==> flow/design.v <==
module fullAdder(sum,cout,a,b,cin);
output sum,cout;
input a,b,cin;
wire m,n,o;
xor(m,a,b);
and(n,a,b);
xor(sum,m,cin);
and(o,m,cin);
or(cout,o,n);
endmodule 
module mux2to1(out, sel, in1 ,in2);
output out;
input sel,in1,in2;
wire a,b,c;
not(a,sel);
nand(b,in1,a);
nand(c,sel,in2);
nand(out,b,c);
endmodule
module carryLookAheadAdder4bit(sum, cout, a, b, c0);
output [3:0] sum;
output cout;
input [3:0] a,b;
input c0;
wire p0,p1,p2,p3,p0not,p1not,p2not,p3not;
wire g0,g1,g2,g3,g0not,g1not,g2not,g3not;
wire c1,c2,c3,c0not;
not(c0not,c0);
nand(g0not,a[0],b[0]);
not(g0,g0not);
xnor(p0not,a[0],b[0]);
not(p0,p0not);
nand(g1not,a[1],b[1]);
not(g1,g1not);
xnor(p1not,a[1],b[1]);
not(p1,p1not);
nand(g2not,a[2],b[2]);
not(g2,g2not);
xnor(p2not,a[2],b[2]);
not(p2,p2not);
nand(g3not,a[3],b[3]);
not(g3,g3not);
xnor(p3not,a[3],b[3]);
not(p3,p3not);
cy1 carry1(.c1(c1),.p0(p0),.c0(c0),.g0not(g0not));
cy2 carry2(.c2(c2),.p0(p0),.p1(p1),.c0not(c0not),.g0(g0),.g1not(g1not));
cy3 carry3(.c3(c3),.p1(p1),.p2(p2),.p0not(p0not),.c0(c0),.g0not(g0not),.g1(g1),.g2not(g2not));
cy4 carry4(.c4(cout),.p2(p2),.p3(p3),.p1(p1),.p0(p0),.c0not(c0not),.g0(g0),.g1(g1),.g2(g2),.g3(g3));
xor(sum[0],p0,c0);
xor(sum[1],p1,c1);
xor(sum[2],p2,c2);
xor(sum[3],p3,c3);
endmodule 
module cy1(c1,p0,c0,g0not);
output c1;
input p0,c0,g0not;
wire a;
nand(a,p0,c0);
nand(c1,a,g0not);
endmodule
module cy2(c2,p0,p1,c0not,g0,g1not);
output c2;
input p0,p1,c0not,g0,g1not;
wire a,b,c,d;
nand(a,p0,p1);
nor(c,a,c0not);
nand(b,p1,g0);
nand(d,b,g1not);
or(c2,c,d);
endmodule
module cy3(c3,p1,p2,p0not,c0,g0not,g1,g2not);
output c3;
input p1,p2,p0not,c0,g0not,g1,g2not;
wire a,b,c,e,f,g,h;
nand(a,p1,p2);
or(g,a,g0not);
nand(b,p2,g1);
nor(c,a,p0not);
nand(e,b,g2not);
nand(f,c,c0);
nand(h,f,g);
or(c3,h,e);
endmodule 
module cy4(c4,p2,p3,p1,p0,c0not,g0,g1,g2,g3);
output c4;
input p2,p3,p1,p0,c0not,g0,g1,g2,g3;
wire a,b,c,d,e,f,g,h,i,j,k,l,m;
and(a,p3,g2);
and(b,p3,p2);
nand(c,p3,p2);
nand(d,p1,g0);
nand(e,p3,p2);
nand(f,p1,p0);
nor(g,g3,a);
nand(h,b,g1);
or(i,c,d);
or(j,e,f);
and(k,h,i);
or(l,j,c0not);
and(m,k,l);
nand(c4,g,m);
endmodule 
module carrySlelectAdder4bit (sum, cout, a, b, cin);
output [3:0] sum;
output cout;
input [3:0] a,b;
input cin;
wire [3:0] sum_0, sum_1;
wire cout_0, cout_1;
carryLookAheadAdder4bit cla0(sum_0[3:0], cout_0, a, b, 1'b0);
carryLookAheadAdder4bit cla1(sum_1[3:0], cout_1, a, b, 1'b1);
mux2to1 m0(sum[0], cin, sum_0[0], sum_1[0]);
mux2to1 m1(sum[1], cin, sum_0[1], sum_1[1]);
mux2to1 m2(sum[2], cin, sum_0[2], sum_1[2]);
mux2to1 m3(sum[3], cin, sum_0[3], sum_1[3]);
mux2to1 m4(cout, cin, cout_0, cout_1);
endmodule
module carrySelectAdder28bit(sum, in1, in2);
output [27:0] sum;
input wire [26:0] in1; 
input wire [27:0] in2;
wire [27:0] in1_padded;
assign in1_padded[26:0] = in1;
assign in1_padded[27] = in1[26];
wire c0,c1,c2,c3,c4,c5,c6,cout;
carrySlelectAdder4bit cla0(sum[3:0], c0, in1_padded[3:0], in2[3:0], 1'b0);
carrySlelectAdder4bit cla1(sum[7:4], c1, in1_padded[7:4], in2[7:4], c0);
carrySlelectAdder4bit cla2(sum[11:8], c2, in1_padded[11:8], in2[11:8], c1);
carrySlelectAdder4bit cla3(sum[15:12], c3, in1_padded[15:12], in2[15:12], c2);
carrySlelectAdder4bit cla4(sum[19:16], c4, in1_padded[19:16], in2[19:16], c3);
carrySlelectAdder4bit cla5(sum[23:20], c5, in1_padded[23:20], in2[23:20], c4);
carrySlelectAdder4bit cla6(sum[27:24], c6, in1_padded[27:24], in2[27:24], c5);
endmodule
module carrySelectAdder32bit(sum, in1, in2);
output [31:0] sum;
input [31:0] in1, in2;
wire c0,c1,c2,c3,c4,c5,c6,cout;
carrySlelectAdder4bit cla0(sum[3:0], c0, in1[3:0], in2[3:0], 1'b0);
carrySlelectAdder4bit cla1(sum[7:4], c1, in1[7:4], in2[7:4], c0);
carrySlelectAdder4bit cla2(sum[11:8], c2, in1[11:8], in2[11:8], c1);
carrySlelectAdder4bit cla3(sum[15:12], c3, in1[15:12], in2[15:12], c2);
carrySlelectAdder4bit cla4(sum[19:16], c4, in1[19:16], in2[19:16], c3);
carrySlelectAdder4bit cla5(sum[23:20], c5, in1[23:20], in2[23:20], c4);
carrySlelectAdder4bit cla6(sum[27:24], c6, in1[27:24], in2[27:24], c5);
carrySlelectAdder4bit cla7(sum[31:28], cout, in1[31:28], in2[31:28], c6);
endmodule
module carrySelectAdder40bit(sum, in1, in2);
output [39:0] sum;
input [39:0] in1, in2;
wire c0,c1,c2,c3,c4,c5,c6,c7,c8,cout;
carrySlelectAdder4bit cla0(sum[3:0], c0, in1[3:0], in2[3:0], 1'b0);
carrySlelectAdder4bit cla1(sum[7:4], c1, in1[7:4], in2[7:4], c0);
carrySlelectAdder4bit cla2(sum[11:8], c2, in1[11:8], in2[11:8], c1);
carrySlelectAdder4bit cla3(sum[15:12], c3, in1[15:12], in2[15:12], c2);
carrySlelectAdder4bit cla4(sum[19:16], c4, in1[19:16], in2[19:16], c3);
carrySlelectAdder4bit cla5(sum[23:20], c5, in1[23:20], in2[23:20], c4);
carrySlelectAdder4bit cla6(sum[27:24], c6, in1[27:24], in2[27:24], c5);
carrySlelectAdder4bit cla7(sum[31:28], c7, in1[31:28], in2[31:28], c6);
carrySlelectAdder4bit cla8(sum[35:32], c8, in1[35:32], in2[35:32], c7);
carrySlelectAdder4bit cla9(sum[39:36], cout, in1[39:36], in2[39:36], c8);
endmodule
module carrySaveAdder32bit(sum,carry,in1,in2,in3);
output [31:0] sum, carry;
input [31:0] in1, in2, in3;
wire garbage;
assign carry[0] = 1'b0;
fullAdder f0(.sum(sum[0]),.cout(carry[1]),.a(in1[0]),.b(in2[0]),.cin(in3[0]));
fullAdder f1(.sum(sum[1]),.cout(carry[2]),.a(in1[1]),.b(in2[1]),.cin(in3[1]));
fullAdder f2(.sum(sum[2]),.cout(carry[3]),.a(in1[2]),.b(in2[2]),.cin(in3[2]));
fullAdder f3(.sum(sum[3]),.cout(carry[4]),.a(in1[3]),.b(in2[3]),.cin(in3[3]));
fullAdder f4(.sum(sum[4]),.cout(carry[5]),.a(in1[4]),.b(in2[4]),.cin(in3[4]));
fullAdder f5(.sum(sum[5]),.cout(carry[6]),.a(in1[5]),.b(in2[5]),.cin(in3[5]));
fullAdder f6(.sum(sum[6]),.cout(carry[7]),.a(in1[6]),.b(in2[6]),.cin(in3[6]));
fullAdder f7(.sum(sum[7]),.cout(carry[8]),.a(in1[7]),.b(in2[7]),.cin(in3[7]));
fullAdder f8(.sum(sum[8]),.cout(carry[9]),.a(in1[8]),.b(in2[8]),.cin(in3[8]));
fullAdder f9(.sum(sum[9]),.cout(carry[10]),.a(in1[9]),.b(in2[9]),.cin(in3[9]));
fullAdder f10(.sum(sum[10]),.cout(carry[11]),.a(in1[10]),.b(in2[10]),.cin(in3[10]));
fullAdder f11(.sum(sum[11]),.cout(carry[12]),.a(in1[11]),.b(in2[11]),.cin(in3[11]));
fullAdder f12(.sum(sum[12]),.cout(carry[13]),.a(in1[12]),.b(in2[12]),.cin(in3[12]));
fullAdder f13(.sum(sum[13]),.cout(carry[14]),.a(in1[13]),.b(in2[13]),.cin(in3[13]));
fullAdder f14(.sum(sum[14]),.cout(carry[15]),.a(in1[14]),.b(in2[14]),.cin(in3[14]));
fullAdder f15(.sum(sum[15]),.cout(carry[16]),.a(in1[15]),.b(in2[15]),.cin(in3[15]));
fullAdder f16(.sum(sum[16]),.cout(carry[17]),.a(in1[16]),.b(in2[16]),.cin(in3[16]));
fullAdder f17(.sum(sum[17]),.cout(carry[18]),.a(in1[17]),.b(in2[17]),.cin(in3[17]));
fullAdder f18(.sum(sum[18]),.cout(carry[19]),.a(in1[18]),.b(in2[18]),.cin(in3[18]));
fullAdder f19(.sum(sum[19]),.cout(carry[20]),.a(in1[19]),.b(in2[19]),.cin(in3[19]));
fullAdder f20(.sum(sum[20]),.cout(carry[21]),.a(in1[20]),.b(in2[20]),.cin(in3[20]));
fullAdder f21(.sum(sum[21]),.cout(carry[22]),.a(in1[21]),.b(in2[21]),.cin(in3[21]));
fullAdder f22(.sum(sum[22]),.cout(carry[23]),.a(in1[22]),.b(in2[22]),.cin(in3[22]));
fullAdder f23(.sum(sum[23]),.cout(carry[24]),.a(in1[23]),.b(in2[23]),.cin(in3[23]));
fullAdder f24(.sum(sum[24]),.cout(carry[25]),.a(in1[24]),.b(in2[24]),.cin(in3[24]));
fullAdder f25(.sum(sum[25]),.cout(carry[26]),.a(in1[25]),.b(in2[25]),.cin(in3[25]));
fullAdder f26(.sum(sum[26]),.cout(carry[27]),.a(in1[26]),.b(in2[26]),.cin(in3[26]));
fullAdder f27(.sum(sum[27]),.cout(carry[28]),.a(in1[27]),.b(in2[27]),.cin(in3[27]));
fullAdder f28(.sum(sum[28]),.cout(carry[29]),.a(in1[28]),.b(in2[28]),.cin(in3[28]));
fullAdder f29(.sum(sum[29]),.cout(carry[30]),.a(in1[29]),.b(in2[29]),.cin(in3[29]));
fullAdder f30(.sum(sum[30]),.cout(carry[31]),.a(in1[30]),.b(in2[30]),.cin(in3[30]));
fullAdder f31(.sum(sum[31]),.cout(garbage),.a(in1[31]),.b(in2[31]),.cin(in3[31]));
endmodule 
module boothEncoderDecoder(PPIJ, BIP1, BI, BIM1, AJ, AJM1);
output PPIJ;
input BIP1, BI, BIM1, AJ, AJM1;
wire a,b,c,d,e,f,g,h,i;
xor(a,BI,BIM1);
xor(b,BIP1,BI);
xor(c,BIP1,AJM1);
xor(d,BI,BIM1);
xor(e,BIP1,AJ);
nand(f,b,c);
nand(g,d,e);
nor(h,a,f);
not(i,h);
nand(PPIJ,i,g);
endmodule  
module partialProductGenerator(PP, neg, MD, MRIP1, MRI, MRIM1);
output [17:0] PP;
output neg;
input [15:0] MD;
input MRIP1, MRI, MRIM1;
boothEncoderDecoder PP0(PP[0], MRIP1, MRI, MRIM1, MD[0], 1'b0);
boothEncoderDecoder PP1(PP[1], MRIP1, MRI, MRIM1, MD[1], MD[0]);
boothEncoderDecoder PP2(PP[2], MRIP1, MRI, MRIM1, MD[2], MD[1]);
boothEncoderDecoder PP3(PP[3], MRIP1, MRI, MRIM1, MD[3], MD[2]);
boothEncoderDecoder PP4(PP[4], MRIP1, MRI, MRIM1, MD[4], MD[3]);
boothEncoderDecoder PP5(PP[5], MRIP1, MRI, MRIM1, MD[5], MD[4]);
boothEncoderDecoder PP6(PP[6], MRIP1, MRI, MRIM1, MD[6], MD[5]);
boothEncoderDecoder PP7(PP[7], MRIP1, MRI, MRIM1, MD[7], MD[6]);
boothEncoderDecoder PP8(PP[8], MRIP1, MRI, MRIM1, MD[8], MD[7]);
boothEncoderDecoder PP9(PP[9], MRIP1, MRI, MRIM1, MD[9], MD[8]);
boothEncoderDecoder PP10(PP[10], MRIP1, MRI, MRIM1, MD[10], MD[9]);
boothEncoderDecoder PP11(PP[11], MRIP1, MRI, MRIM1, MD[11], MD[10]);
boothEncoderDecoder PP12(PP[12], MRIP1, MRI, MRIM1, MD[12], MD[11]);
boothEncoderDecoder PP13(PP[13], MRIP1, MRI, MRIM1, MD[13], MD[12]);
boothEncoderDecoder PP14(PP[14], MRIP1, MRI, MRIM1, MD[14], MD[13]);
boothEncoderDecoder PP15(PP[15], MRIP1, MRI, MRIM1, MD[15], MD[14]);
boothEncoderDecoder PP16(PP[16], MRIP1, MRI, MRIM1, MD[15], MD[15]);
boothEncoderDecoder PP17(PP[17], MRIP1, MRI, MRIM1, MD[15], MD[15]);
getNegBit n0(neg,MD[15],PP[17],MRIP1, MRI, MRIM1);
endmodule
module getNegBit(neg,MD_MSB, PP_MSB,MRIP1, MRI, MRIM1);
output neg;
input MRIP1, MRI, MRIM1, MD_MSB, PP_MSB;
wire all_1, all_0, a,b,c,d,e,f;
nand(a,MRIP1,MRI);
not(b,MRIM1);
nor(all_1,a,b);
nor(c,MRIP1,MRI);
not(d,MRIM1);
and(all_0,c,d);
nor(e,all_0,all_1);
xor(f,PP_MSB,MD_MSB);
and(neg,e,f);
endmodule
module generatePartialProducts(PP0,PP1,PP2,PP3,PP4,PP5,PP6,PP7,PP8,neg,MD,MR);
output [17:0] PP0,PP1,PP2,PP3,PP4,PP5,PP6,PP7,PP8;
output [7:0] neg;
input [15:0] MD, MR;
wire not_used;
partialProductGenerator P0(PP0, neg[0], MD, MR[1], MR[0], 1'b0);
partialProductGenerator P1(PP1, neg[1], MD, MR[3], MR[2], MR[1]);
partialProductGenerator P2(PP2, neg[2], MD, MR[5], MR[4], MR[3]);
partialProductGenerator P3(PP3, neg[3], MD, MR[7], MR[6], MR[5]);
partialProductGenerator P4(PP4, neg[4], MD, MR[9], MR[8], MR[7]);
partialProductGenerator P5(PP5, neg[5], MD, MR[11], MR[10], MR[9]);
partialProductGenerator P6(PP6, neg[6], MD, MR[13], MR[12], MR[11]);
partialProductGenerator P7(PP7, neg[7], MD, MR[15], MR[14], MR[13]);
partialProductGenerator P8(PP8, not_used, MD, MR[15] ,MR[15], MR[15]);
endmodule
module mac_16bit(out_rounded,md,mr,clk,rst);
output reg [26:0] out_rounded;
input [15:0] md,mr;               
input clk,rst;
reg [15:0] MD,MR;
reg [39:0] acc;
wire [39:0] mult_out;
wire [17:0] PP0,PP1,PP2,PP3,PP4,PP5,PP6,PP7,PP8;
reg [31:0] PP0_reg,PP1_reg,PP2_reg,PP3_reg,PP4_reg,PP5_reg,PP6_reg,PP7_reg,PP8_reg;
wire [31:0] PP0_FULL,PP1_FULL,PP2_FULL,PP3_FULL,PP4_FULL,PP5_FULL,PP6_FULL,PP7_FULL,PP8_FULL;
wire [7:0] neg;
wire [31:0] sum0,carry0,sum1,carry1,sum2,carry2,sum3,carry3,sum4,carry4,sum5,carry5,sum6,carry6;
wire [39:0] new_acc;
reg [2:0] setup_count;
reg setup_completed;
reg [8:0] count;
generatePartialProducts PP(.PP0(PP0),.PP1(PP1),.PP2(PP2),.PP3(PP3),.PP4(PP4),.PP5(PP5),.PP6(PP6),.PP7(PP7),.PP8(PP8),.neg(neg),.MD(MD),.MR(MR));
genvar i;
assign PP0_FULL[16:0] = PP0;
for(i=31; i>16; i=i-1) begin
  assign PP0_FULL[i] = PP0_FULL[16];
end
assign PP1_FULL[18:2] = PP1;
for(i=31; i>18; i=i-1) begin
  assign PP1_FULL[i] = PP1_FULL[18];
end
assign PP1_FULL[1] = 1'b0;
assign PP1_FULL[0] = neg[0];
assign PP2_FULL[20:4] = PP2;
for(i=31; i>20; i=i-1) begin
  assign PP2_FULL[i] = PP2_FULL[20];
end
assign PP2_FULL[3] = 1'b0;
assign PP2_FULL[2] = neg[1];
for(i=0; i<2; i=i+1) begin
  assign PP2_FULL[i] = 1'b0;
end
assign PP3_FULL[22:6] = PP3;
for(i=31; i>22; i=i-1) begin
  assign PP3_FULL[i] = PP3_FULL[22];
end
assign PP3_FULL[5] = 1'b0;
assign PP3_FULL[4] = neg[2];
for(i=0; i<4; i=i+1) begin
  assign PP3_FULL[i] = 1'b0;
end
assign PP4_FULL[24:8] = PP4;
for(i=31; i>24; i=i-1) begin
  assign PP4_FULL[i] = PP4_FULL[24];
end
assign PP4_FULL[7] = 1'b0;
assign PP4_FULL[6] = neg[3];
for(i=0; i<6; i=i+1) begin
  assign PP4_FULL[i] = 1'b0;
end
assign PP5_FULL[26:10] = PP5;
for(i=31; i>26; i=i-1) begin
  assign PP5_FULL[i] = PP5_FULL[26];
end
assign PP5_FULL[9] = 1'b0;
assign PP5_FULL[8] = neg[4];
for(i=0; i<8; i=i+1) begin
  assign PP5_FULL[i] = 1'b0;
end
assign PP6_FULL[28:12] = PP6;
for(i=31; i>28; i=i-1) begin
  assign PP6_FULL[i] = PP6_FULL[28];
end
assign PP6_FULL[11] = 1'b0;
assign PP6_FULL[10] = neg[5];
for(i=0; i<10; i=i+1) begin
  assign PP6_FULL[i] = 1'b0;
end
assign PP7_FULL[30:14] = PP7;
assign PP7_FULL[31] = PP7_FULL[30];
assign PP7_FULL[13] = 1'b0;
assign PP7_FULL[12] = neg[6];
for(i=0; i<12; i=i+1) begin
  assign PP7_FULL[i] = 1'b0;
end
assign PP8_FULL[31:16] = PP8[15:0];
assign PP8_FULL[15] = 1'b0;
assign PP8_FULL[14] = neg[7];
for(i=0; i<14; i=i+1) begin
  assign PP8_FULL[i] = 1'b0;
end
carrySaveAdder32bit csa0(.sum(sum0),.carry(carry0),.in1(PP0_reg),.in2(PP1_reg),.in3(PP2_reg));
carrySaveAdder32bit csa1(.sum(sum1),.carry(carry1),.in1(PP3_reg),.in2(PP4_reg),.in3(PP5_reg));
carrySaveAdder32bit csa2(.sum(sum2),.carry(carry2),.in1(PP6_reg),.in2(PP7_reg),.in3(PP8_reg));
carrySaveAdder32bit csa3(.sum(sum3),.carry(carry3),.in1(sum0),.in2(carry0),.in3(sum1));
carrySaveAdder32bit csa4(.sum(sum4),.carry(carry4),.in1(carry1),.in2(sum2),.in3(carry2));
carrySaveAdder32bit csa5(.sum(sum5),.carry(carry5),.in1(sum3),.in2(carry3),.in3(sum4));
carrySaveAdder32bit csa6(.sum(sum6),.carry(carry6),.in1(sum5),.in2(carry5),.in3(carry4));
carrySelectAdder32bit cla0(.sum(mult_out[31:0]), .in1(sum6), .in2(carry6));
for(i=32; i<40; i=i+1) begin
  assign mult_out[i] = mult_out[31];
end
carrySelectAdder40bit cla1(.sum(new_acc), .in1(mult_out), .in2(acc));
wire a,b,c,d,e,f,g,h,j,k,l,m,OR;
wire up_down_select;
nor(a,acc[1],acc[0]);
nor(b,acc[3],acc[2]);
nor(c,acc[5],acc[4]);
nor(d,acc[7],acc[6]);
nor(e,acc[9],acc[8]);
nor(f,acc[11],acc[10]);
and(g,a,b);
and(h,c,d);
and(m,e,f);
and(j,h,m);
nand(OR,g,j);
nand(k,acc[12],acc[13]);
nand(l,acc[12],OR);
nand(up_down_select,k,l);
wire [27:0] out_up;
wire [26:0] out_rounded_wire;
carrySelectAdder28bit add0(out_up, acc[39:13], 28'b0000000000000000000000000001);
mux2to1 m0(out_rounded_wire[0], up_down_select, acc[13], out_up[0]);
mux2to1 m1(out_rounded_wire[1], up_down_select, acc[14], out_up[1]);
mux2to1 m2(out_rounded_wire[2], up_down_select, acc[15], out_up[2]);
mux2to1 m3(out_rounded_wire[3], up_down_select, acc[16], out_up[3]);
mux2to1 m4(out_rounded_wire[4], up_down_select, acc[17], out_up[4]);
mux2to1 m5(out_rounded_wire[5], up_down_select, acc[18], out_up[5]);
mux2to1 m6(out_rounded_wire[6], up_down_select, acc[19], out_up[6]);
mux2to1 m7(out_rounded_wire[7], up_down_select, acc[20], out_up[7]);
mux2to1 m8(out_rounded_wire[8], up_down_select, acc[21], out_up[8]);
mux2to1 m9(out_rounded_wire[9], up_down_select, acc[22], out_up[9]);
mux2to1 m10(out_rounded_wire[10], up_down_select, acc[23], out_up[10]);
mux2to1 m11(out_rounded_wire[11], up_down_select, acc[24], out_up[11]);
mux2to1 m12(out_rounded_wire[12], up_down_select, acc[25], out_up[12]);
mux2to1 m13(out_rounded_wire[13], up_down_select, acc[26], out_up[13]);
mux2to1 m14(out_rounded_wire[14], up_down_select, acc[27], out_up[14]);
mux2to1 m15(out_rounded_wire[15], up_down_select, acc[28], out_up[15]);
mux2to1 m16(out_rounded_wire[16], up_down_select, acc[29], out_up[16]);
mux2to1 m17(out_rounded_wire[17], up_down_select, acc[30], out_up[17]);
mux2to1 m18(out_rounded_wire[18], up_down_select, acc[31], out_up[18]);
mux2to1 m19(out_rounded_wire[19], up_down_select, acc[32], out_up[19]);
mux2to1 m20(out_rounded_wire[20], up_down_select, acc[33], out_up[20]);
mux2to1 m21(out_rounded_wire[21], up_down_select, acc[34], out_up[21]);
mux2to1 m22(out_rounded_wire[22], up_down_select, acc[35], out_up[22]);
mux2to1 m23(out_rounded_wire[23], up_down_select, acc[36], out_up[23]);
mux2to1 m24(out_rounded_wire[24], up_down_select, acc[37], out_up[24]);
mux2to1 m25(out_rounded_wire[25], up_down_select, acc[38], out_up[25]);
mux2to1 m26(out_rounded_wire[26], up_down_select, acc[39], out_up[26]);
always @ (posedge clk)
begin
if(setup_count == 3 && !setup_completed && rst)
begin
setup_completed <= 1;
MD <= md;
MR <= mr;
PP0_reg <= PP0_FULL;
PP1_reg <= PP1_FULL;
PP2_reg <= PP2_FULL;
PP3_reg <= PP3_FULL;
PP4_reg <= PP4_FULL;
PP5_reg <= PP5_FULL;
PP6_reg <= PP6_FULL;
PP7_reg <= PP7_FULL;
PP8_reg <= PP8_FULL;
acc <= new_acc;
out_rounded <= out_rounded_wire;
count <= 1;
end
else if(!setup_completed && rst)
begin
MD <= md;
MR <= mr;
PP0_reg <= PP0_FULL;
PP1_reg <= PP1_FULL;
PP2_reg <= PP2_FULL;
PP3_reg <= PP3_FULL;
PP4_reg <= PP4_FULL;
PP5_reg <= PP5_FULL;
PP6_reg <= PP6_FULL;
PP7_reg <= PP7_FULL;
PP8_reg <= PP8_FULL;
acc <= new_acc;
out_rounded <= out_rounded_wire;
setup_count <= setup_count + 1;
end
if(count != 0 && rst)
begin
MD <= md;
MR <= mr;
PP0_reg <= PP0_FULL;
PP1_reg <= PP1_FULL;
PP2_reg <= PP2_FULL;
PP3_reg <= PP3_FULL;
PP4_reg <= PP4_FULL;
PP5_reg <= PP5_FULL;
PP6_reg <= PP6_FULL;
PP7_reg <= PP7_FULL;
PP8_reg <= PP8_FULL;
acc <= new_acc;
count <= count + 1;
out_rounded <= out_rounded_wire;
end
if(!rst)
begin
acc <= 0;
MD <= 0;
MR <= 0;
out_rounded <= 0;
setup_count <= 0;
setup_completed <= 0;
count <= 0;
PP0_reg <= 0;
PP1_reg <= 0;
PP2_reg <= 0;
PP3_reg <= 0;
PP4_reg <= 0;
PP5_reg <= 0;
PP6_reg <= 0;
PP7_reg <= 0;
PP8_reg <= 0;
end
if(count == 256)
begin
acc <= 0;
out_rounded <= 0;
setup_count <= 1;
setup_completed <= 0;
count <= 0;
PP0_reg <= 0;
PP1_reg <= 0;
PP2_reg <= 0;
PP3_reg <= 0;
PP4_reg <= 0;
PP5_reg <= 0;
PP6_reg <= 0;
PP7_reg <= 0;
PP8_reg <= 0;
end
end
endmodule
==> flow/run.sh <==
#!/bin/bash
# the make line also repeats each setting of config.mk as NAME=value (left out here)
make -C /OpenROAD-flow-scripts/flow DESIGN_CONFIG=/design/flow/config.mk WORK_HOME=/design/flow/orfs CLKGATE_MAP_FILE= finish
==> flow/config.mk <==
export PLATFORM = sky130hd
export DESIGN_NAME = mac_16bit
export DESIGN_NICKNAME = mac_16bit
export VERILOG_FILES = /design/flow/design.v
export SDC_FILE = /design/flow/constraint.sdc
export NUM_CORES = 4
export LEC_CHECK = 0
export ABC_AREA = 1
export CAP_MARGIN = 35
export CELL_PAD_IN_SITES_DETAIL_PLACEMENT = 0
export CELL_PAD_IN_SITES_GLOBAL_PLACEMENT = 3
export CORE_MARGIN = 2
export CORE_UTILIZATION = 70
export CTS_CLUSTER_SIZE = 45
export GPL_ROUTABILITY_DRIVEN = 0
export PLACE_DENSITY = 0.73
export SETUP_SLACK_MARGIN = -0.54
export SLEW_MARGIN = 20
==> flow/constraint.sdc <==
create_clock -name core_clock -period 10.0 [get_ports {clk}]
set_input_delay 2.0000 -clock core_clock [delete_from_list [all_inputs] [get_ports {clk}]]
set_output_delay 2.0000 -clock core_clock [all_outputs]
set_load 0.01 [all_outputs]
==> Changelog: implementation, run 1 <==
### Implementation results

- Run status: stopped before the end
- Fail Step: global placement without I/O (3_1_place_gp_skip_io)
- First error: [ERROR GPL-0301] Utilization 153.231 % exceeds 100%.
- Post-Syn Area: 19900 µm²
- Ys cells: 2499
- Die extent in y: between 150 and 200 µm
- Yosys top cell by area: dfxtp_1
- XORs/XNORs by Area: 9.61%
- Adder Share, Synth: 24.2%
- Mux area share: less than 1%
- Post-synthesis cell type count: 53
- Synth cell count leaders: inv_1, nor2_1, dfxtp_1
- Syn nets: 2838
- Post-synth regs: 256
- Syn Area/Cell: 7.98 µm²
- Top-count cell post-synth: inv_1
- Dominant comb cell: adder cells
- Fp_density: 71.4%
- Area share, top type: 25.7%
- Ys Warns: 1
- Top cells, area: dfxtp_1, fa_1, ha_1
- Die ar.: 29900 µm²
- Count of library flops with an enable pin: 0
- Seq share, synth: ~26%
- AND-OR/OR-AND Cells, Area Fraction: 16.4%
- Fraction of registers with async set/reset: 0%
- Yosys chip area: 19900 µm²
- Chip width: between 150 and 200 µm
- Post-synthesis instance total: 2499
- Core area: 27900 µm²
- Main synth FF type: dfxtp_1
- AND/OR/NAND/NOR Cells, Area Fraction: 13.6%
- # rows: between 60 and 70
==> run 2, diff against run 1 <==
Settings changed: CAP_MARGIN 35 to 5, CELL_PAD_IN_SITES_DETAIL_PLACEMENT 0 to not set, CELL_PAD_IN_SITES_GLOBAL_PLACEMENT 3 to 2, CORE_MARGIN 2 to 7, CTS_CLUSTER_DIAMETER set to 316, CTS_CLUSTER_SIZE 45 to 97, GPL_ROUTABILITY_DRIVEN 0 to 1, PLACE_DENSITY 0.73 to not set, PLACE_DENSITY_LB_ADDON set to 0.26, SETUP_SLACK_MARGIN -0.54 to not set.
Clock period 10.0 ns to 5.46 ns, I/O delays scaled along.
==> run 2 against run 1 <==
The flow again stops in global placement without I/O (3_1_place_gp_skip_io). Synthesized area is the same. Die area is 12% higher. Synthesized cell count is the same.
==> Changelog: implementation, run 2 <==
### Implementation results

- Run status: stopped before the end (unchanged)
- Fail Step: global placement without I/O (3_1_place_gp_skip_io) (unchanged)
- First error: [ERROR FLW-0024] Place density exceeds 1.0 (current PLACE_DENSITY_LB_ADDON =  0.26). Please check if the value of  PLACE_DENSITY_LB_ADDON is between 0 and 0.99. (was [ERROR GPL-0301] Utilization 153.231 % exceeds 100%.)
- Main synth FF type: dfxtp_1 (unchanged)
- Fp_density: 71.4% (unchanged)
- XORs/XNORs by Area: 9.61% (unchanged)
- Ys Warns: 1 (unchanged)
- Mux area share: 0.169% (unchanged)
- Synth cell count leaders: inv_1, nor2_1, dfxtp_1 (unchanged)
- Area share, top type: 25.7% (unchanged)
- Top cells, area: dfxtp_1, fa_1, ha_1 (unchanged)
- Seq share, synth: 25.7% (unchanged)
- AND-OR/OR-AND Cells, Area Fraction: 16.4% (unchanged)
- Die extent in y: 183 µm (was 173 µm)
- Top-count cell post-synth: inv_1 (unchanged)
- Post-Syn Area: 19900 µm² (unchanged)
- Post-synth regs: 256 (unchanged)
- AND/OR/NAND/NOR Cells, Area Fraction: 13.6% (unchanged)
- Syn Area/Cell: 7.98 µm² (unchanged)
- Fraction of registers with async set/reset: 0% (unchanged)
- Post-synthesis cell type count: 53 (unchanged)
- Post-synthesis instance total: 2499 (unchanged)
- Adder Share, Synth: 24.2% (unchanged)
- Dominant comb cell: adder cells (unchanged)
- # rows: 61 (unchanged)
- Ys cells: 2499 (unchanged)
- Count of library flops with an enable pin: 0 (unchanged)
- Yosys chip area: 19900 µm² (unchanged)
- Die ar.: 33400 µm² (was 29900 µm²)
- Core area: 27900 µm² (unchanged)
- Yosys top cell by area: dfxtp_1 (unchanged)
- Syn nets: 2838 (unchanged)
- Chip width: 183 µm (was 173 µm)
==> run 3, diff against run 2 <==
Settings changed: ABC_AREA 1 to not set, CAP_MARGIN 5 to 20, CELL_PAD_IN_SITES_GLOBAL_PLACEMENT 2 to not set, CORE_ASPECT_RATIO set to 0.65, CORE_MARGIN 7 to 2, CORE_UTILIZATION 70 to 65, CTS_CLUSTER_DIAMETER 316 to 47, CTS_CLUSTER_SIZE 97 to not set, GPL_ROUTABILITY_DRIVEN 1 to 0, MIN_ROUTING_LAYER set to met1, PLACE_DENSITY_LB_ADDON 0.26 to not set, SETUP_SLACK_MARGIN set to 0.03, TNS_END_PERCENT set to 25.
Clock period 5.46 ns to 4.21 ns, I/O delays scaled along.
==> run 3 against run 2 <==
Now fails the layout checks on setup timing. Die area shrank 1.8%. Synthesized cell count fell by 2.1%. Synthesized area grew 2.1%.
==> Changelog: implementation, run 3 <==
### Metrics

- Run status: complete, but fails checks (was stopped before the end)
- Violated Checks: setup timing
- Fp_density: 65.8% (was 71.4%)
- DR DRC count: 0
- XORs/XNORs by Area: 5.15% (was 9.61%)
- Yosys chip area: 20400 µm² (was 19900 µm²)
- Root Driver: clkbuf_16
- Post-Syn Area: 20400 µm² (was 19900 µm²)
- Worst vdd ir: ~310 µV
- Area share, top type: 25.2% (was 25.7%)
- CTS tree: done
- Clk. pwr: 2.64 mW
- Ys cells: 2446 (was 2499)
- Bufs on Longest Clock Path: 3
- Synth cell count leaders: nand2_1, inv_1, dfxtp_1 (was inv_1, nor2_1, dfxtp_1)
- Clk sinks: about 260
- Hold-critical path endpoint: PP4_reg[16]
- Final setup vio count: 32
- Net Sw Frac: 39.1%
- Setup TNS: -51960 ps
- Ant diodes: 0
- Initial antenna violation count: 0
- Most common cell on crit path: fa_1
- R2R setup slack: -2440 ps
- First-pass GRT wire length: between 90000 and 100000 µm
- Cell family with most CP delay: adder cells
- Dominant comb cell: adder cells (unchanged)
- Highest cell delay on the worst timing path: 560 ps
- Cells on Worst Hold Path: 2
- GR Overflow Total: 0
- Adder Share, Synth: 23.7% (was 24.2%)
- Die extent in y: 147 µm (was 183 µm)
- Worst Path Required: 4710 ps
- Yosys top cell by area: dfxtp_1 (unchanged)
- Count of library flops with an enable pin: 0 (unchanged)
- Chip width: 224 µm (was 183 µm)
- Top cells, area: dfxtp_1, fa_1, ha_1 (unchanged)
- DRT iter0 DRCs: around 2200
- Inst Count DP: approximately 2900
- Register share of total power: 27.6%
- R2r startpoint: PP0_reg[14]
- Rel. slew slack: between 10% and 20%
- Die ar.: 32800 µm² (was 33400 µm²)
- Critical path class: flip-flop to flip-flop
- # rows: 52 (was 61)
- Crit-path max FO: 4
- Top-count cell post-synth: nand2_1 (was inv_1)
- Worst r2r dst: acc[39]
- R2R cell count: 27
- 1st-pass router iterations: 6
- Comb pwr share: 48.1%
- Unrepaired setup endpoints after global routing: yes
- CP Launch Type: flip-flop
- CTS Buf Count: 30
- Net Sw Power: between 4 and 5 mW
- Met1 WL: 25400 µm
- AND-OR/OR-AND Cells, Area Fraction: 22.1% (was 16.4%)
- Clock share of power: 24.3%
- Total Wirelength: 58200 µm
- Drt via density: 6.30
- Gr usage total: between 30% and 40%
- Crit path to: acc[39]
- Tool Warnings: 82
- Min Tclk post-route: 6650 ps
- Met2 WL: about 26000 µm
- DP Wirelength: slightly above 40000 µm
- Vias in the first global route: 17700
- WP buf/inv: 3
- Crit. End Element: flip-flop
- Seq share, synth: 25.2% (was 25.7%)
- Setup Skew: 13.9 ps
- Cell depth of the worst setup path: 27
- Port Buffers: 60
- Mux area share: 1.39% (was 0.169%)
- Syn nets: 2785 (was 2838)
- Final nets: 2868
- Post-synth regs: 256 (unchanged)
- # IOs: approximately 60
- Fmax: 150 MHz
- Critical path arrival: approximately 7200 ps
- Setup ws final: -2440 ps
- P_seq: 3.00 mW
- Post-synthesis cell type count: 69 (was 53)
- Hold Crit Start: PP4_reg[16]
- P per Cell Area: roughly 460 nW/µm²
- Final Cycle Share: 158%
- Met3 wire len: 5670 µm
- Max Slew Vio Count: 0
- AND/OR/NAND/NOR Cells, Area Fraction: 13.7% (was 13.6%)
- Worst hold path class: flip-flop to flip-flop
- Reg clk slew, reported paths: 70 ps
- Post-synthesis instance total: 2446 (was 2499)
- Crit-path slowest cell: fa_1
- Uppermost layer routed: met4
- Via count: about 19000
- Final core occ: 77.0%
- Worst Max-Slew Pin Slew: around 1200 ps
- Routed WL per cell: between 15 and 20 µm
- Syn Area/Cell: 8.33 µm² (was 7.98 µm²)
- Largest net degree at the start of global routing: 127
- Fraction of registers with async set/reset: 0% (unchanged)
- Leakage: 9.68 nW
- Max cap viols: 0
- H-Tree Level Count: 1
- Core area: 31000 µm² (was 27900 µm²)
- Final hold viol count: 0
- P_comb: 5.23 mW
- Ys Warns: 1 (unchanged)
- Fin cells: 2957
- Main synth FF type: dfxtp_1 (unchanged)
- Post-route ant nets: 0
- Critical path origin: PP0_reg[14]
- Internal Power: approximately 6.6 mW
- Top Consumer: combinational cells
- Layout area overhead: 17.0%
- Clk latency late pin: around 580 ps
[run 3: layout make-up]
| class | count | area [µm²] |
|---|---|---|
| Timing Repair Buffer | 262 | 2190 |
| Multi-Input combinational cell | 1715 | 14000 |
| Tap cell | 405 | 507 |
| Fill cell | 2287 | 7140 |
| Inverter | 264 | 991 |
| Clock inverter | 15 | 163 |
| Sequential cell | 256 | 5140 |
| Clock buffer | 40 | 820 |
[run 3: layer usage]
metal,GRT usage [%],vias to the layer above
li1,-,8676
met2,53.4,856
met3,8.04,125
met4,7.87,0
met5,0,-
met1,50.4,8958
[run 3: timing repair]
item / CTS / global route
setup endpoints to repair: 32 / 32
hold buffers: 0 / 0
buffers inserted: 3 / 5
gates resized: 51 / 31
pin swaps: 47 / 35
[run 3: through the flow]
stage | setup WS (ps) | cell area [µm²] | hold WS [ps] | total power, mW
2_1_floorplan | -2000 | 20600 | 432 | 6.16
3_3_place_gp | -2300 | 22400 | 438 | 7.71
3_5_place_dp | -2470 | 22400 | 444 | 7.93
4_1_cts | -2390 | 23700 | 454 | 10.7
5_1_grt | -2690 | 23800 | 466 | 11.5
6_report | -2440 | 23800 | 453 | 10.9
==> run 4, diff against run 3 <==
Settings changed: CORE_ASPECT_RATIO 0.65 to not set, CORE_UTILIZATION 65 to 72, CTS_CLUSTER_DIAMETER 47 to not set, CTS_CLUSTER_SIZE set to 31, GPL_ROUTABILITY_DRIVEN 0 to not set, MIN_ROUTING_LAYER met1 to not set, PLACE_DENSITY_LB_ADDON set to 0.0, SETUP_SLACK_MARGIN 0.03 to -0.38, TNS_END_PERCENT 25 to not set.
Clock period 4.21 ns to 5.52 ns, I/O delays scaled along.
==> run 4 against run 3 <==
Synthesized area is the same. Die area shrank 9.6%. Critical path type unchanged. The layout still fails its checks (setup timing). Cell count fell by 1.4%.
==> Changelog: implementation, run 4 <==
### Metrics

- Run status: complete, but fails checks (unchanged)
- Violated Checks: setup timing (unchanged)
- Internal Power: 5.09 mW (was 6.63 mW)
- Crit-path max FO: 3 (was 4)
- Syn Area/Cell: 8.33 µm² (unchanged)
- Total power: 8.34 mW (was 10.9 mW)
- Main synth FF type: dfxtp_1 (unchanged)
- Gpl congestion: 0.892
- 1st-pass router iterations: 8 (was 6)
- R2r startpoint: PP1_reg[14] (was PP0_reg[14])
- DR DRC count: 0 (unchanged)
- Gr usage total: 37.8% (was 34.9%)
- Final hold viol count: 0 (unchanged)
- P_comb: 4.09 mW (was 5.23 mW)
- Fraction of registers with async set/reset: 0% (unchanged)
- Root Driver: clkbuf_16 (unchanged)
- DP Wirelength: 38000 µm (was 40500 µm)
- Unrepaired setup endpoints after global routing: yes (unchanged)
- Worst vdd ir: 275 µV (was 315 µV)
- Syn nets: 2785 (unchanged)
- Crit path to: acc[39] (unchanged)
- Reg clk slew, reported paths: 60 ps (was 70 ps)
- Ant diodes: 0 (unchanged)
- Worst r2r dst: acc[39] (unchanged)
- GR Overflow Total: 0 (unchanged)
- Crit. End Element: flip-flop (unchanged)
- CTS tree: done (unchanged)
- Final Instance Area: 23700 µm² (was 23800 µm²)
- Yosys top cell by area: dfxtp_1 (unchanged)
- Net Sw Power: 3.25 mW (was 4.25 mW)
- Placed Area: 22200 µm² (was 22400 µm²)
- Hold Crit Start: PP5_reg[20] (was PP4_reg[16])
- Worst Max-Slew Pin Slew: 976 ps (was 1220 ps)
- Fillers: 1643 (was 2287)
- Seq share, synth: 25.2% (unchanged)
- Clock share of power: 23.3% (was 24.3%)
- Crit-path slowest cell: fa_1 (unchanged)
- CP Launch Type: flip-flop (unchanged)
- Die ar.: 29700 µm² (was 32800 µm²)
- AND/OR/NAND/NOR Cells, Area Fraction: 13.7% (unchanged)
- Ys cells: 2446 (unchanged)
- Register share of total power: 27.7% (was 27.6%)
- Mux area share: 1.39% (unchanged)
- Clk. pwr: 1.94 mW (was 2.64 mW)
- XORs/XNORs by Area: 5.15% (unchanged)
- DP Worst Slack: -1360 ps (was -2470 ps)
- Final setup vio count: 24 (was 32)
- Cells on Worst Hold Path: 2 (unchanged)
- Post-Syn Area: 20400 µm² (unchanged)
- Drt via density: 6.53 (was 6.30)
- Final nets: 2860 (was 2868)
- First-pass GRT wire length: 90800 µm (was 93400 µm)
- Critical path arrival: 7200 ps (was 7150 ps)
- Area share, top type: 25.2% (unchanged)
- Dominant comb cell: adder cells (unchanged)
- Vias in the first global route: 18200 (was 17700)
- Clk latency late pin: 570 ps (was 580 ps)
- Setup Skew: 18.7 ps (was 13.9 ps)
- Adder Share, Synth: 23.7% (unchanged)
- CTS Buf Count: 30 (unchanged)
- Cell depth of the worst setup path: 26 (was 27)
- Layout area overhead: 16.5% (was 17.0%)
- Top Consumer: combinational cells (unchanged)
- Ys Warns: 1 (unchanged)
- R2R cell count: 26 (was 27)
- Via count: 19000 (was 18600)
- Worst Path Required: 6020 ps (was 4710 ps)
- P_seq: 2.31 mW (was 3.00 mW)
- Initial antenna violation count: 2 (was 0)
- Leakage: 9.62 nW (was 9.68 nW)
- Fp_density: 73.3% (was 65.8%)
- Clk sinks: 256 (unchanged)
- Post-synth regs: 256 (unchanged)
- Top cells, area: dfxtp_1, fa_1, ha_1 (unchanged)
- Post-synthesis instance total: 2446 (unchanged)
- Hold-critical path endpoint: PP5_reg[20] (was PP4_reg[16])
- R2R setup slack: -1180 ps (was -2440 ps)
- Yosys chip area: 20400 µm² (unchanged)
- Chip width: 172 µm (was 224 µm)
- Highest cell delay on the worst timing path: 560 ps (about the same)
- Routed WL per cell: 19.6 µm (was 19.7 µm)
- FF/Latch Area: 5150 µm² (was 5140 µm²)
- P per Cell Area: 352 nW/µm² (was 456 nW/µm²)
- Net Sw Frac: 39.0% (was 39.1%)
- Worst hold path class: flip-flop to flip-flop (unchanged)
- DRT iter0 DRCs: 2163 (was 2155)
- Post-route ant nets: 0 (unchanged)
- Comb pwr share: 49.0% (was 48.1%)
- Final Cycle Share: 121% (was 158%)
- Post-synthesis cell type count: 69 (unchanged)
- Critical path origin: PP1_reg[14] (was PP0_reg[14])
- Critical path class: flip-flop to flip-flop (unchanged)
- Count of library flops with an enable pin: 0 (unchanged)
- Largest net degree at the start of global routing: 96 (was 127)
- Most common cell on crit path: fa_1 (unchanged)
- Rel. slew slack: 34.9% (was 18.6%)
- # rows: 61 (was 52)
- Core area: 27800 µm² (was 31000 µm²)
- WP buf/inv: 2 (was 3)
- Tool Warnings: 76 (was 82)
- Min Tclk post-route: 6700 ps (was 6650 ps)
- Fmax: 149 MHz (was 150 MHz)
- Max Slew Vio Count: 0 (unchanged)
- Max cap viols: 0 (unchanged)
- Synth cell count leaders: nand2_1, inv_1, dfxtp_1 (unchanged)
- Cell family with most CP delay: adder cells (unchanged)
- Logic area: 14000 µm² (about the same)
- Die extent in y: 172 µm (was 147 µm)
- AND-OR/OR-AND Cells, Area Fraction: 22.1% (unchanged)
- Top-count cell post-synth: nand2_1 (unchanged)
- H-Tree Level Count: 1 (unchanged)
- # IOs: 61 (unchanged)
- Setup ws final: -1180 ps (was -2440 ps)
- Bufs on Longest Clock Path: 3 (unchanged)
- Total Wirelength: 57100 µm (was 58200 µm)
- Port Buffers: 60 (unchanged)
[run 4: routing by layer]
metal | track usage [%] | vias up | wire length [µm]
met5 | 0 | - | 13
met4 | 14.1 | 2 | 2280
met3 | 6.87 | 195 | 5190
met2 | 62.0 | 1060 | 26800
met1 | 50.0 | 9126 | 22800
li1 | - | 8652 | -
[run 4: repair_timing]
| item | 4_1_cts | 5_1_grt |
|---|---|---|
| gates cloned | 0 | 0 |
| hold buffers | 0 | 0 |
| pin swaps | 42 | 62 |
| gates resized | 30 | 75 |
| endpoints found under the setup margin | 16 | 24 |
| endpoints found under the hold margin | 0 | 0 |
| setup buffers | 22 | 14 |
[run 4: stage by stage]
| step | hold WS [ps] | cells | utilization, % | setup TNS (ps) |
|---|---|---|---|---|
| final | 454 | 2915 | 85.4 | -15080 |
| after global routing | 471 | 2915 | 85.4 | -20620 |
| after CTS | 448 | 2902 | 84.0 | -13760 |
| after detailed placement | 444 | 2843 | 79.9 | -15100 |
| after global placement | 439 | 2843 | 79.8 | -11750 |
| after floorplan | 432 | 2446 | - | -4990 |
[run 4: final cells by class]
type,instances,share of cell area (%)
multi-input cells,1715,59.2
flip-flops and latches,256,21.7
repair buffers,254,8.94
inverters,264,4.18
clock buffers,38,3.46
well taps,378,1.99
clock inverters,10,0.527
==> run 5, diff against run 4 <==
Settings changed: ABC_AREA set to 0, CAP_MARGIN 20 to 25, CELL_PAD_IN_SITES_DETAIL_PLACEMENT set to 2, CORE_ASPECT_RATIO set to 1.19, CORE_UTILIZATION 72 to 32, CTS_CLUSTER_SIZE 31 to 12, GPL_ROUTABILITY_DRIVEN set to 0, GPL_TIMING_DRIVEN set to 0, HOLD_SLACK_MARGIN set to 0.09, MIN_ROUTING_LAYER set to met1, PLACE_DENSITY set to 0.94, PLACE_DENSITY_LB_ADDON 0.0 to not set, SETUP_SLACK_MARGIN -0.38 to not set, SLEW_MARGIN 20 to 25.
Clock period 5.52 ns to 8.42 ns, I/O delays scaled along.
==> run 5 against run 4 <==
The run now fails in global routing (5_1_grt). Synthesized area is the same. Die area grew 120%. Synthesized cell count is the same.
==> Changelog: implementation, run 5 <==
### Implementation results

- Run status: stopped before the end (was complete, but fails checks)
- Fail Step: global routing (5_1_grt)
- First error: [ERROR GRT-0232] Routing congestion too high. Check the congestion heatmap in the GUI.
- AND/OR/NAND/NOR Cells, Area Fraction: 13.7% (unchanged)
- H-Tree Level Count: 1 (unchanged)
- Yosys top cell by area: dfxtp_1 (unchanged)
- DP Wirelength: 119000 µm (was 38000 µm)
- Chip width: 235 µm (was 172 µm)
- Seq share, synth: 25.2% (unchanged)
- Yosys chip area: 20400 µm² (unchanged)
- Count of library flops with an enable pin: 0 (unchanged)
- Fp_density: 32.4% (was 73.3%)
- Mux area share: 1.39% (unchanged)
- Die extent in y: 279 µm (was 172 µm)
- Top-count cell post-synth: nand2_1 (unchanged)
- Clk sinks: 256 (unchanged)
- Ys Warns: 1 (unchanged)
- Die ar.: 65700 µm² (was 29700 µm²)
- AND-OR/OR-AND Cells, Area Fraction: 22.1% (unchanged)
- DP Worst Slack: -823 ps (was -1360 ps)
- Root Driver: clkbuf_16 (unchanged)
- # IOs: 61 (unchanged)
- Post-synthesis cell type count: 69 (unchanged)
- GR Overflow Total: 10
- Placed Area: 22000 µm² (was 22200 µm²)
- Syn nets: 2785 (unchanged)
- Port Buffers: 59 (was 60)
- Post-Syn Area: 20400 µm² (unchanged)
- Top cells, area: dfxtp_1, fa_1, ha_1 (unchanged)
- Ys cells: 2446 (unchanged)
- Inst Count DP: 3321 (was 2843)
- # rows: 100 (was 61)
- Bufs on Longest Clock Path: 3 (unchanged)
- CTS Buf Count: 31 (was 30)
- Post-synth regs: 256 (unchanged)
- Fraction of registers with async set/reset: 0% (unchanged)
- CTS Hold Bufs: 0 (unchanged)
- Main synth FF type: dfxtp_1 (unchanged)
- Adder Share, Synth: 23.7% (unchanged)
- Area share, top type: 25.2% (unchanged)
- Core area: 62800 µm² (was 27800 µm²)
- Dominant comb cell: adder cells (unchanged)
- Syn Area/Cell: 8.33 µm² (unchanged)
- Synth cell count leaders: nand2_1, inv_1, dfxtp_1 (unchanged)
- Post-synthesis instance total: 2446 (unchanged)
- Gr usage total: 71.7%
- XORs/XNORs by Area: 5.15% (unchanged)
run 5: routing by layer:
| layer | GRT overflow | track usage, % |
|---|---|---|
| met5 | 0 | 42.9 |
| met4 | 5 | 70.4 |
| met3 | 2 | 65.4 |
| met2 | 3 | 87.1 |
| met1 | 0 | 66.0 |
run 5: timing repair:
action	CTS
buffers inserted	3
gates resized	11
setup endpoints to repair	12
pin swaps	3
==> run 6, diff against run 5 <==
Settings changed: ABC_AREA 0 to not set, CAP_MARGIN 25 to 20, CELL_PAD_IN_SITES_DETAIL_PLACEMENT 2 to not set, CORE_ASPECT_RATIO 1.19 to not set, CORE_UTILIZATION 32 to 64, CTS_CLUSTER_SIZE 12 to not set, GPL_ROUTABILITY_DRIVEN 0 to not set, GPL_TIMING_DRIVEN 0 to not set, HOLD_SLACK_MARGIN 0.09 to not set, MIN_ROUTING_LAYER met1 to not set, PLACE_DENSITY 0.94 to not set, SLEW_MARGIN 25 to 20.
Clock period 8.42 ns to 4.63 ns, I/O delays scaled along.
==> run 6 against run 5 <==
The layout now fails its checks (setup timing). Synthesized area stayed put. Die area is 49% lower. Synthesized cell count stayed put.
==> Changelog: implementation, run 6 <==
### Metrics

- Die extent in y: 182 µm (was 279 µm)
- Ys cells: 2446 (unchanged)
- Vias in the first global route: ~18000
- CTS tree: done
- Largest net degree at the start of global routing: 72
- Total Wirelength: 54800 µm
- Fillers: 2337
- Crit-path max FO: 4
- Drt via density: 6.13
- Via count: 18200
- DRT iter0 DRCs: 1708
- Critical path class: flip-flop to flip-flop
- Final hold slack: 455 ps
- Initial antenna violation count: 0
- Syn Area/Cell: 8.33 µm² (unchanged)
- Setup ws final: -1970 ps
- Dominant comb cell: adder cells (unchanged)
- CTS Buf Count: 30 (was 31)
- Worst hold path class: flip-flop to flip-flop
- Ant diodes: 0
- Rel. slew slack: approximately two fifths
- Cell depth of the worst setup path: 26
- R2r startpoint: PP1_reg[14]
- P_comb: ~4.9 mW
- Worst r2r dst: acc[39]
- Layout area overhead: 18.7%
- First-pass GRT wire length: 88000 µm
- Total power: 10.0 mW
- Die ar.: 33300 µm² (was 65700 µm²)
- FF/Latch Area: 5150 µm²
- Net Sw Power: 3.85 mW
- Crit. End Element: flip-flop
- Worst Path Required: approximately 5000 ps
- Post-synthesis instance total: 2446 (unchanged)
- DR DRC count: 0
- Top cells, area: dfxtp_1, fa_1, ha_1 (unchanged)
- Post-synth regs: 256 (unchanged)
- Mux area share: 1.39% (unchanged)
- Hold Crit Start: PP4_reg[18]
- 1st-pass router iterations: 6
- Post-Syn Area: 20400 µm² (unchanged)
- Chip width: 182 µm (was 235 µm)
- Reg clk slew, reported paths: 60 ps
- Register share of total power: 27.0%
- Area share, top type: 25.2% (unchanged)
- Worst Max-Slew Pin Slew: 900 ps
- # rows: 65 (was 100)
- Internal Power: 6.20 mW
- Worst vdd ir: between 300 and 400 µV
- P_seq: 2.71 mW
- Final hold viol count: 0
- Port Buffers: 60 (was 59)
- Final nets: 2882
- Routed WL per cell: 18.5 µm
- Logic area: 14200 µm²
- XORs/XNORs by Area: 5.15% (unchanged)
- Leakage: 9.78 nW
- R2R setup slack: -1970 ps
- Comb pwr share: 49.2%
- Top Consumer: combinational cells
- Post-route ant nets: 0
- Clock share of power: 23.8%
- Net Sw Frac: 38.3%
- # IOs: 61 (unchanged)
- Crit path to: acc[39]
- CTS Hold Bufs: 0 (unchanged)
- Post-synthesis cell type count: 69 (unchanged)
- Yosys top cell by area: dfxtp_1 (unchanged)
- Critical path origin: PP1_reg[14]
- Max Slew Vio Count: 0
- AND/OR/NAND/NOR Cells, Area Fraction: 13.7% (unchanged)
- Yosys chip area: 20400 µm² (unchanged)
- Final Instance Area: ~24000 µm²
- Main synth FF type: dfxtp_1 (unchanged)
- GR Overflow Total: 0
- Fmax: about 150 MHz
- Fp_density: 64.7% (was 32.4%)
- P per Cell Area: 415 nW/µm²
- Crit-path slowest cell: fa_1
- Top-count cell post-synth: nand2_1 (unchanged)
- Critical path arrival: about 7000 ps
- Ys Warns: 1 (unchanged)
- Hold-critical path endpoint: PP4_reg[18]
- Bufs on Longest Clock Path: 3 (unchanged)
- Clk latency late pin: between 500 and 600 ps
- Syn nets: 2785 (unchanged)
- Setup Skew: 9.49 ps
- Core area: 31500 µm² (was 62800 µm²)
- Root Driver: clkbuf_16 (unchanged)
- Count of library flops with an enable pin: 0 (unchanged)
- Placed Area: 22700 µm² (was 22000 µm²)
- Violated Checks: setup timing
- Cells on Worst Hold Path: 2
- Highest cell delay on the worst timing path: approximately 560 ps
- Fraction of registers with async set/reset: 0% (unchanged)
- Unrepaired setup endpoints after global routing: yes
- Adder Share, Synth: 23.7% (unchanged)
- Gr usage total: 32.2%
- H-Tree Level Count: 1 (unchanged)
- CP Launch Type: flip-flop
- WP buf/inv: 2
- Cell family with most CP delay: adder cells
- Tool Warnings: 78
- Clk. pwr: about 2.4 mW
- Max cap viols: 0
- Gpl congestion: 0.861
- Most common cell on crit path: fa_1
- Synth cell count leaders: nand2_1, inv_1, dfxtp_1 (unchanged)
- R2R cell count: 26
- Min Tclk post-route: roughly 6600 ps
- Seq share, synth: 25.2% (unchanged)
- Final Cycle Share: 143%
- DP Worst Slack: -2090 ps (was -823 ps)
- Clk sinks: 256 (unchanged)
- DP Wirelength: 38800 µm (was 119000 µm)
- AND-OR/OR-AND Cells, Area Fraction: 22.1% (unchanged)
- Final setup vio count: 28
- Run status: complete, but fails checks (was stopped before the end)
run 6: metrics by stage:
step	std cells	setup TNS, ps	util [%]
final	2967	-35100	76.8
after global routing	2967	-41200	76.8
after CTS	2959	-32530	75.8
after floorplan	2446	-20820	-
after global placement	2896	-32090	72.0
after detailed placement	2896	-34280	72.0
run 6: per-layer routing:
layer  up-vias  part of all wire, %  wire length (µm)  GRT usage [%]
li1       8710                    -                 -              -
met1      8705                   43             23600           43.1
met2       676                   47             25800           53.5
met3        96                  6.8              3740           5.21
met4         0                  2.9              1610           10.6
met5         -                    0                 0              0
run 6: layout make-up:
class,instances,area share (%)
Multi-Input combinational cell,1715,58.6
Clock inverter,11,0.502
Clock buffer,43,3.60
Sequential cell,256,21.3
Timing Repair Buffer,276,9.82
Tap cell,402,2.08
Inverter,264,4.10
run 6: repair_timing:
| item | in CTS | in global routing |
|---|---|---|
| setup endpoints to repair | 28 | 30 |
| pin swaps | 50 | 58 |
| resized | 41 | 60 |
| buffers inserted | 12 | 9 |
==> run 7, diff against run 6 <==
Settings changed: ABC_AREA set to 1, CAP_MARGIN 20 to 0, CELL_PAD_IN_SITES_DETAIL_PLACEMENT set to 2, CELL_PAD_IN_SITES_GLOBAL_PLACEMENT set to 1, CORE_ASPECT_RATIO set to 1.88, CORE_MARGIN 2 to 7, CORE_UTILIZATION 64 to 51, CTS_CLUSTER_DIAMETER set to 84, CTS_CLUSTER_SIZE set to 19, GPL_ROUTABILITY_DRIVEN set to 0, HOLD_SLACK_MARGIN set to 0.08, MAX_ROUTING_LAYER set to met4, MIN_ROUTING_LAYER set to met2, PLACE_DENSITY_LB_ADDON set to 0.01, SLEW_MARGIN 20 to 30, TNS_END_PERCENT set to 5.
Clock period 4.63 ns to 8.54 ns, I/O delays scaled along.
==> run 7 against run 6 <==
The run now fails in detailed placement (3_5_place_dp). Synthesized cell count increased by 2.2%. Synthesized area decreased by 2.1%. Die area increased by 36%.
==> Changelog: implementation, run 7 <==
### Implementation results

- Die ar.: 45100 µm² (was 33300 µm²)
- Main synth FF type: dfxtp_1 (unchanged)
- XORs/XNORs by Area: 9.61% (was 5.15%)
- Yosys chip area: 19900 µm² (was 20400 µm²)
- Adder Share, Synth: 24.2% (was 23.7%)
- Mux area share: 0.169% (was 1.39%)
- Fp_density: 51.6% (was 64.7%)
- Top cells, area: dfxtp_1, fa_1, ha_1 (unchanged)
- Fail Step: detailed placement (3_5_place_dp)
- Run status: stopped before the end (was complete, but fails checks)
- Syn Area/Cell: 7.98 µm² (was 8.33 µm²)
- Chip width: 158 µm (was 182 µm)
- Ys Warns: 1 (unchanged)
- AND/OR/NAND/NOR Cells, Area Fraction: 13.6% (was 13.7%)
- Die extent in y: 285 µm (was 182 µm)
- Core area: 38600 µm² (was 31500 µm²)
- Synth cell count leaders: inv_1, nor2_1, dfxtp_1 (was nand2_1, inv_1, dfxtp_1)
- # IOs: 61 (unchanged)
- Fraction of registers with async set/reset: 0% (unchanged)
- Yosys top cell by area: dfxtp_1 (unchanged)
- Top-count cell post-synth: inv_1 (was nand2_1)
- # rows: 99 (was 65)
- Post-synthesis cell type count: 53 (was 69)
- Area share, top type: 25.7% (was 25.2%)
- Post-synth regs: 256 (unchanged)
- Post-synthesis instance total: 2499 (was 2446)
- First error: [ERROR DPL-0033] detailed placement checks failed during check placement.
- Seq share, synth: 25.7% (was 25.2%)
- Dominant comb cell: adder cells (unchanged)
- Syn nets: 2838 (was 2785)
- Port Buffers: 60 (unchanged)
- Post-Syn Area: 19900 µm² (was 20400 µm²)
- Ys cells: 2499 (was 2446)
- Count of library flops with an enable pin: 0 (unchanged)
- AND-OR/OR-AND Cells, Area Fraction: 16.4% (was 22.1%)
==> run 7: through the flow <==
| stage | setup slack (ps) | area [µm²] | instances | hold slack (ps) | power [mW] |
|---|---|---|---|---|---|
| global placement | 1850 | 20800 | 2955 | 453 | 12.0 |
| floorplan | 2510 | 19900 | 2499 | 439 | 9.96 |
==> run 8, diff against run 7 <==
Settings changed: ABC_AREA 1 to not set, CAP_MARGIN 0 to 5, CELL_PAD_IN_SITES_DETAIL_PLACEMENT 2 to not set, CELL_PAD_IN_SITES_GLOBAL_PLACEMENT 1 to not set, CORE_ASPECT_RATIO 1.88 to 0.95, CORE_MARGIN 7 to 2, CORE_UTILIZATION 51 to 72, CTS_CLUSTER_DIAMETER 84 to not set, CTS_CLUSTER_SIZE 19 to 75, GPL_ROUTABILITY_DRIVEN 0 to not set, HOLD_SLACK_MARGIN 0.08 to not set, MAX_ROUTING_LAYER met4 to not set, MIN_ROUTING_LAYER met2 to not set, PLACE_DENSITY_LB_ADDON 0.01 to 0.0, SLEW_MARGIN 30 to 20, TNS_END_PERCENT 5 to not set.
Clock period 8.54 ns to 6.11 ns, I/O delays scaled along.
==> run 8 against run 7 <==
The layout now fails its checks (setup timing). Synthesized cell count is 2.1% lower. Synthesized area grew 2.1%. Die area decreased by 34%.
==> Changelog: implementation, run 8 <==
### Metrics

- Max Slew Vio Count: 0
- Die ar.: 29700 µm² (was 45100 µm²)
- Net Sw Power: 2.98 mW
- Cell depth of the worst setup path: 29
- Net Sw Frac: 38.8%
- Worst vdd ir: around 210 µV
- Setup Skew: 23.1 ps
- Initial antenna violation count: 0
- Seq share, synth: 25.2% (was 25.7%)
- Syn Area/Cell: 8.33 µm² (was 7.98 µm²)
- Violated Checks: setup timing
- DP Worst Slack: -730 ps
- Critical path class: flip-flop to flip-flop
- CTS Hold Bufs: 0
- Post-Syn Area: 20400 µm² (was 19900 µm²)
- Hold Crit Start: PP3_reg[21]
- Fillers: between 1500 and 2000
- # rows: 60 (was 99)
- P per Cell Area: roughly 330 nW/µm²
- Final Cycle Share: 111%
- Final hold slack: 453 ps
- Comb pwr share: 47.2%
- DR DRC count: 0
- Crit. End Element: flip-flop
- Final hold viol count: 0
- First-pass GRT wire length: 91000 µm
- Worst Max-Slew Pin Slew: 1000 ps
- Port Buffers: 60 (unchanged)
- Root Driver: clkbuf_16
- Largest net degree at the start of global routing: ~140
- Post-synth regs: 256 (unchanged)
- Final setup vio count: 13
- Cell family with most CP delay: adder cells
- Worst hold path class: flip-flop to flip-flop
- Register share of total power: 27.4%
- Cells on Worst Hold Path: 2
- Post-synthesis instance total: 2446 (was 2499)
- # IOs: 61 (unchanged)
- Ys Warns: 1 (unchanged)
- Post-synthesis cell type count: 69 (was 53)
- Met3 usage: 5.56%
- Main synth FF type: dfxtp_1 (unchanged)
- Dominant comb cell: adder cells (unchanged)
- Clk. pwr: 1.96 mW
- Syn nets: 2785 (was 2838)
- XORs/XNORs by Area: 5.15% (was 9.61%)
- Crit-path max FO: 5
- Chip width: 177 µm (was 158 µm)
- Drt via density: ~6.5
- Final nets: 2817
- AND/OR/NAND/NOR Cells, Area Fraction: 13.7% (was 13.6%)
- Top cells, area: dfxtp_1, fa_1, ha_1 (unchanged)
- Run status: complete, but fails checks (was stopped before the end)
- Fp_density: 72.5% (was 51.6%)
- Crit path to: acc[37]
- Ant diodes: 0
- Mux area share: 1.39% (was 0.169%)
- Met2 global-route usage: 61.9%
- R2r startpoint: PP3_reg[14]
- Bufs on Longest Clock Path: 3
- Area share, top type: 25.2% (was 25.7%)
- R2R setup slack: -680 ps
- Internal Power: roughly 4.7 mW
- Adder Share, Synth: 23.7% (was 24.2%)
- DP Wirelength: 37300 µm
- Vias in the first global route: 18100
- Fmax: 147 MHz
- CTS Buf Count: 30
- Gpl congestion: 0.888
- Highest cell delay on the worst timing path: 540 ps
- P_seq: approximately 2.1 mW
- Layout area overhead: 15.5%
- Crit-path slowest cell: fa_1
- CTS tree: done
- Fraction of registers with async set/reset: 0% (unchanged)
- DRT iter0 DRCs: 2263
- Reg clk slew, reported paths: 60 ps
- Total power: 7.68 mW
- Clk sinks: 256
- Worst Path Required: around 6600 ps
- Min Tclk post-route: 6790 ps
- Yosys chip area: 20400 µm² (was 19900 µm²)
- CP Launch Type: flip-flop
- Post-route ant nets: 0
- Yosys top cell by area: dfxtp_1 (unchanged)
- Unrepaired setup endpoints after global routing: yes
- Clk latency late pin: 580 ps
- GR Overflow Total: 0
- Ys cells: 2446 (was 2499)
- Synth cell count leaders: nand2_1, inv_1, dfxtp_1 (was inv_1, nor2_1, dfxtp_1)
- Critical path origin: PP3_reg[14]
- Core area: 28100 µm² (was 38600 µm²)
- Hold-critical path endpoint: PP3_reg[21]
- Routed WL per cell: roughly 20 µm
- Via count: ~19000
- Count of library flops with an enable pin: 0 (unchanged)
- Top-count cell post-synth: nand2_1 (was inv_1)
- Worst r2r dst: acc[37]
- Rel. slew slack: 33.3%
- Tool Warnings: roughly 80
- WP buf/inv: 4
- Met1 Use GR: 49.6%
- Total Wirelength: 56900 µm
- Setup ws final: -677 ps
- Most common cell on crit path: fa_1
- Critical path arrival: 7240 ps
- Most Crowded Layer GR: met2
- Clock share of power: roughly 26%
- H-Tree Level Count: 1
- Top Consumer: combinational cells
- 1st-pass router iterations: 8
- Die extent in y: 168 µm (was 285 µm)
- Max cap viols: 0
- Gr usage total: between 30% and 40%
- P_comb: 3.62 mW
- AND-OR/OR-AND Cells, Area Fraction: 22.1% (was 16.4%)
- Final core occ: 83.8%
- R2R cell count: 29
- Leakage: approximately 9.5 nW
- Setup TNS: -5620 ps
run 8: per-layer routing:
layer / up-vias / share of wire [%] / routed length, µm
met5: - / 0 / 0
met1: 8894 / 40 / 23000
met3: 181 / 8.7 / 4940
met2: 1056 / 47 / 26900
li1: 8565 / - / -
met4: 0 / 3.8 / 2160
run 8: cell type report:
| cell class | instances | area [µm²] | area share, % |
|---|---|---|---|
| inverter | 264 | 991 | 4.21 |
| tap | 372 | 465 | 1.98 |
| sequential | 256 | 5150 | 21.9 |
| multi-input combinational | 1715 | 14000 | 59.6 |
| clock inverter | 18 | 229 | 0.974 |
| clock buffer | 38 | 842 | 3.58 |
| timing repair buffer | 211 | 1810 | 7.71 |
run 8: repair_timing:
action	CTS	global route
resized	34	69
pin swaps	40	49
setup endpoints to repair	16	20
buffers inserted	18	11
run 8: per-stage QoR:
step                cell area, µm²  cells
finish                       23500   2874
global route                 23500   2874
floorplan                    20600   2446
global placement             21900   2797
detailed placement           21900   2797
CTS                          23200   2871
Power figures rest on the tool's default switching activity, not on a simulated workload.
